Design archon_top, start of the top module:
module archon_top (
    input wire clk,
    input wire reset,  
    input wire [15:0] external_entropy_in,  
    input wire [7:0] analog_entropy_raw,    
    input wire [1:0] ml_predicted_action,  
    input wire ml_risk_flag_top,           
    input wire manual_lock_top,            
    input wire analog_lock_override,
    input wire analog_flush_override,
    input wire quantum_override_signal,  
    input wire [1:0] mission_profile,          
    input wire override_authentication_valid,  
    input wire [7:0] entropy_threshold_fsm,    
    output wire [3:0] cpu_debug_pc,
    output wire [15:0] cpu_debug_instr,
    output wire cpu_debug_stall,
    output wire cpu_debug_flush,
    output wire cpu_debug_lock,
    output wire [7:0] cpu_debug_fsm_entropy_log,
    output wire [2:0] cpu_debug_fsm_instr_type_log,
    output wire cpu_debug_hazard_flag,
    output wire [1:0] cpu_debug_fsm_state,
    output wire cpu_debug_shock_detected,
    output wire [1:0] cpu_debug_classified_entropy,
    output wire system_enable_fire_pulse  
);
    wire archon_top_internal_hazard_to_cpu = 1'b0;  
    pipeline_cpu u_pipeline_cpu (
        .clk(clk),
        .reset(reset),
        .external_entropy_in(external_entropy_in),
        .analog_entropy_raw_in(analog_entropy_raw),
        .ml_predicted_action(ml_predicted_action),  
        .ml_risk_flag_in(ml_risk_flag_top),
  ...
Size in the first run: roughly 3200 cells after synthesis, roughly 370 flip-flops, ~85 I/O pins.
Settings: LEC_CHECK=0, ABC_AREA=1, CAP_MARGIN=20, CELL_PAD_IN_SITES_DETAIL_PLACEMENT=2, CORE_MARGIN=5, CORE_UTILIZATION=21, CTS_CLUSTER_SIZE=88, MAX_ROUTING_LAYER=met5, PLACE_DENSITY=0.46, SLEW_MARGIN=15, TNS_END_PERCENT=70; clock period 11.3 ns.
run.sh (not shown) runs the stock make flow with config.mk's settings and CLKGATE_MAP_FILE=.
The starting point completed without violations.
Edit:
ABC_AREA = unset   (was 1)
CELL_PAD_IN_SITES_DETAIL_PLACEMENT = unset   (was 2)
CORE_MARGIN = 2   (was 5)
CORE_UTILIZATION = 66   (was 21)
CTS_CLUSTER_SIZE = unset   (was 88)
MAX_ROUTING_LAYER = unset   (was met5)
PLACE_DENSITY = unset   (was 0.46)
SLEW_MARGIN = 20   (was 15)
TNS_END_PERCENT = unset   (was 70)
clock period = 13.2 ns   (was 11.3 ns; I/O delays follow)
Result:
- wire length fell by about 24%
- via count shrinks by 5.5%
- register-to-register slack improved by 3.6 ns
- first-iteration DRC count rises by 75%
- critical path depth went down by 6
- worst setup slack improved by 0.043 ns
- final cell count goes down by about 32%
- global-route usage rose by 18 points
Edit:
CORE_UTILIZATION = 40   (was 66)
SETUP_SLACK_MARGIN = 3.06   (was unset)
clock period = 13.1 ns   (was 13.2 ns; I/O delays follow)
- The changed run finished with timing, DRC and antenna clean
- flip-flop count does not change
- critical path depth drops by 1
- design area goes up by 5.4%
- via count goes up by 0.32%
- final cell count grows by 13%
Edit:
CTS_CLUSTER_SIZE = 92   (was unset)
SETUP_SLACK_MARGIN = -0.2   (was 3.06)
clock period = 6.73 ns   (was 13.1 ns; I/O delays follow)
This time the run produced a layout that fails on setup timing.
Clock skew climbs by 0.010 ns.
Cell count went up by 3.0%.
Setup slack got worse by 3.7 ns.
Synthesized area stays the same.
Final area grows by 2.3%.
Die area stays the same.
Synthesized cell count stays the same.

---

== lagoon ==
archon_top again, from the RTL that the note above started with.
Design archon_top, start of the top module:
module archon_top (
    input wire clk,
    input wire reset,  
    input wire [15:0] external_entropy_in,  
    input wire [7:0] analog_entropy_raw,    
    input wire [1:0] ml_predicted_action,  
    input wire ml_risk_flag_top,           
    input wire manual_lock_top,            
    input wire analog_lock_override,
    input wire analog_flush_override,
    input wire quantum_override_signal,  
    input wire [1:0] mission_profile,          
    input wire override_authentication_valid,  
    input wire [7:0] entropy_threshold_fsm,    
    output wire [3:0] cpu_debug_pc,
    output wire [15:0] cpu_debug_instr,
    output wire cpu_debug_stall,
    output wire cpu_debug_flush,
    output wire cpu_debug_lock,
    output wire [7:0] cpu_debug_fsm_entropy_log,
    output wire [2:0] cpu_debug_fsm_instr_type_log,
    output wire cpu_debug_hazard_flag,
    output wire [1:0] cpu_debug_fsm_state,
    output wire cpu_debug_shock_detected,
    output wire [1:0] cpu_debug_classified_entropy,
    output wire system_enable_fire_pulse  
);
clock: 11.1 ns
lec_check: 0
abc_area: 1
cap_margin: 15
core_aspect_ratio: 1.13
core_margin: 2
core_utilization: 70
cts_cluster_size: 15
max_routing_layer: met4
slew_margin: 15
tns_end_percent: 95
lagoon finished end to end and its layout was clean on timing, DRC and antenna.
### lagoon -> ember
-- flow/config.mk --
<<< lagoon, line 8
export ABC_AREA = 1
export CAP_MARGIN = 15
export CORE_ASPECT_RATIO = 1.13
export CORE_MARGIN = 2
export CORE_UTILIZATION = 70
export CTS_CLUSTER_SIZE = 15
export MAX_ROUTING_LAYER = met4
export SLEW_MARGIN = 15
>>> ember, line 8
export ABC_AREA = 1
export CAP_MARGIN = 15
export CORE_ASPECT_RATIO = 0.99
export CORE_MARGIN = 2
export CORE_UTILIZATION = 68
export CTS_CLUSTER_SIZE = 32
export MAX_ROUTING_LAYER = met4
export SLEW_MARGIN = 15
==> flow/constraint.sdc <==
create_clock -name core_clock -period 14.1 [get_ports {clk}]
set_input_delay 2.8200 -clock core_clock [delete_from_list [all_inputs] [get_ports {clk}]]
set_output_delay 2.8200 -clock core_clock [all_outputs]
set_load 0.01 [all_outputs]
## What came out
- ember ran to completion and came out clean on the timing, design-rule and antenna checks.
- Going from lagoon to ember, the largest clock skew in the final design was found to have gone up by 0.017 ns.
- Taking lagoon as the reference, in ember final weighted congestion of routability-driven global placement went down 1.9%; cell area after placement down 1.3%.
The inputs of amber differ from those of ember as listed below.
==> flow/config.mk <==
export PLATFORM = sky130hd
export DESIGN_NAME = archon_top
export DESIGN_NICKNAME = archon_top
export VERILOG_FILES = /design/flow/design.v
export SDC_FILE = /design/flow/constraint.sdc
export NUM_CORES = 4
export LEC_CHECK = 0
export CAP_MARGIN = 20
export CORE_MARGIN = 2
export CORE_UTILIZATION = 44
export SLEW_MARGIN = 20
==> flow/constraint.sdc <==
create_clock -name core_clock -period 6.73 [get_ports {clk}]
set_input_delay 1.3460 -clock core_clock [delete_from_list [all_inputs] [get_ports {clk}]]
set_output_delay 1.3460 -clock core_clock [all_outputs]
set_load 0.01 [all_outputs]
--- outcome ---
amber: complete, dirty (setup timing)
[amber vs ember] number of vias in the routed layout: lower in amber
Re post-detailed-route count of antenna-violating nets: no difference whatsoever between ember and amber.
[inputs] juniper vs amber
-- flow/config.mk --
<<< amber, line 8
export CAP_MARGIN = 20
export CORE_MARGIN = 2
export CORE_UTILIZATION = 44
export SLEW_MARGIN = 20
>>> juniper, line 8
export CAP_MARGIN = 20
export CORE_MARGIN = 2
export CORE_UTILIZATION = 52
export SLEW_MARGIN = 20
==> flow/constraint.sdc <==
create_clock -name core_clock -period 9.88 [get_ports {clk}]
set_input_delay 1.9760 -clock core_clock [delete_from_list [all_inputs] [get_ports {clk}]]
set_output_delay 1.9760 -clock core_clock [all_outputs]
set_load 0.01 [all_outputs]
[summary]
amber: complete, dirty (setup timing). | juniper | all stages done | FAIL | setup timing |. As far as net count after synthesis goes, amber and juniper are indistinguishable; the numbers are identical. Starting DRC count in detailed routing | juniper above amber. Going from amber to juniper, initial core utilization now larger, sequential share of layout area now larger. As far as adder and majority cell fraction of the synthesized area goes, juniper and amber are indistinguishable; the numbers are identical. The hold slack in juniper sits 0.0040 ns above the value recorded for amber.
What indigo does differently from juniper at the input level:
-- flow/config.mk --
<<< juniper, line 6
export NUM_CORES = 4
export LEC_CHECK = 0
export CAP_MARGIN = 20
export CORE_MARGIN = 2
export CORE_UTILIZATION = 52
export SLEW_MARGIN = 20
>>> indigo, line 6
export NUM_CORES = 4
export LEC_CHECK = 0
export ABC_AREA = 1
export CAP_MARGIN = 20
export CORE_MARGIN = 2
export CORE_UTILIZATION = 71
export CTS_CLUSTER_DIAMETER = 224
export GPL_ROUTABILITY_DRIVEN = 0
export MAX_ROUTING_LAYER = met4
export PLACE_DENSITY_LB_ADDON = 0.06
export SETUP_SLACK_MARGIN = 0.88
export SLEW_MARGIN = 20
## What came out
[flow] indigo | stages: complete | final checks: fail | reason: setup timing
Total number of cells along the worst setup path delta for indigo relative to juniper: 21% higher
Cmp indigo vs juniper: pin count of the biggest net entering global routing higher in indigo
Summary of the comparison: flip-flop and latch share of the layout cell area is higher in indigo, relative to juniper.

---

Starting RTL as in the previous note.
make LEC_CHECK=0 ABC_AREA=1 CAP_MARGIN=20 CORE_MARGIN=2 CORE_UTILIZATION=71 CTS_CLUSTER_DIAMETER=224 PLACE_DENSITY_LB_ADDON=0.06 SLEW_MARGIN=20 finish   # period 9.88 ns
The first run reached the layout checks and failed them: setup timing.
Next try:
Settings changed: CAP_MARGIN 20 to 15, CORE_ASPECT_RATIO set to 0.96, CORE_UTILIZATION 71 to 72, CTS_CLUSTER_DIAMETER 224 to 381, CTS_CLUSTER_SIZE set to 15, MAX_ROUTING_LAYER set to met4, SLEW_MARGIN 20 to 15, TNS_END_PERCENT set to 95.
=> The new run completed and failed the layout checks on setup timing; sequential share of layout area is higher by 0.79 points; synthesized cell count is unchanged; global-route usage climbs by 1.7 points; setup slack got worse by 68 ps; first-iteration DRC count goes up by a few percent; count of clock-buffer cells in the layout came out lower by 1; wire length goes up slightly; non-clock buffer count goes down by 11.
Next try:
Settings changed: CORE_ASPECT_RATIO 0.96 to 1.13, CORE_UTILIZATION 72 to 64, CTS_CLUSTER_DIAMETER 381 to unset, CTS_CLUSTER_SIZE 15 to unset, PLACE_DENSITY_LB_ADDON 0.06 to unset.
Clock period 9.88 ns to 13.7 ns, I/O delays scaled along.
The changed run produced a clean layout.
Setup slack gets better by 1500 ps.
Wire length falls by 7.0%.
Non-clock buffer count shrinks by 70.
Cell area decreases by 0.63%.
Count of clock-buffer cells in the layout fell by 2.
Synthesized cell count does not change.
Next try:
Settings changed: ABC_AREA 1 to unset, CORE_ASPECT_RATIO 1.13 to unset, CORE_UTILIZATION 64 to 72, MAX_ROUTING_LAYER met4 to unset, SLEW_MARGIN 15 to 20, TNS_END_PERCENT 95 to unset.
Clock period 13.7 ns to 11.0 ns, I/O delays scaled along.
What happened: With this change the flow produced a layout that fails on setup timing; sequential share of layout area is lower by 2.3 points; routed wire length is higher by roughly a tenth; critical path depth is lower by 6.
Next try:
Settings changed: CAP_MARGIN 15 to 20, CORE_UTILIZATION 72 to 40.
Clock period 11.0 ns to 17.8 ns, I/O delays scaled along.
Result: With this change the flow completed with no timing, DRC or antenna violations; non-clock buffer count is lower by 81; utilization shrinks by 37 points; cell area goes down by 0.36%; count of clock-buffer cells in the layout climbs by 14; hold slack is about the same; register-to-register slack improved by 7700 ps; global-route usage falls by 16 points; wire length went down by 1.6%.
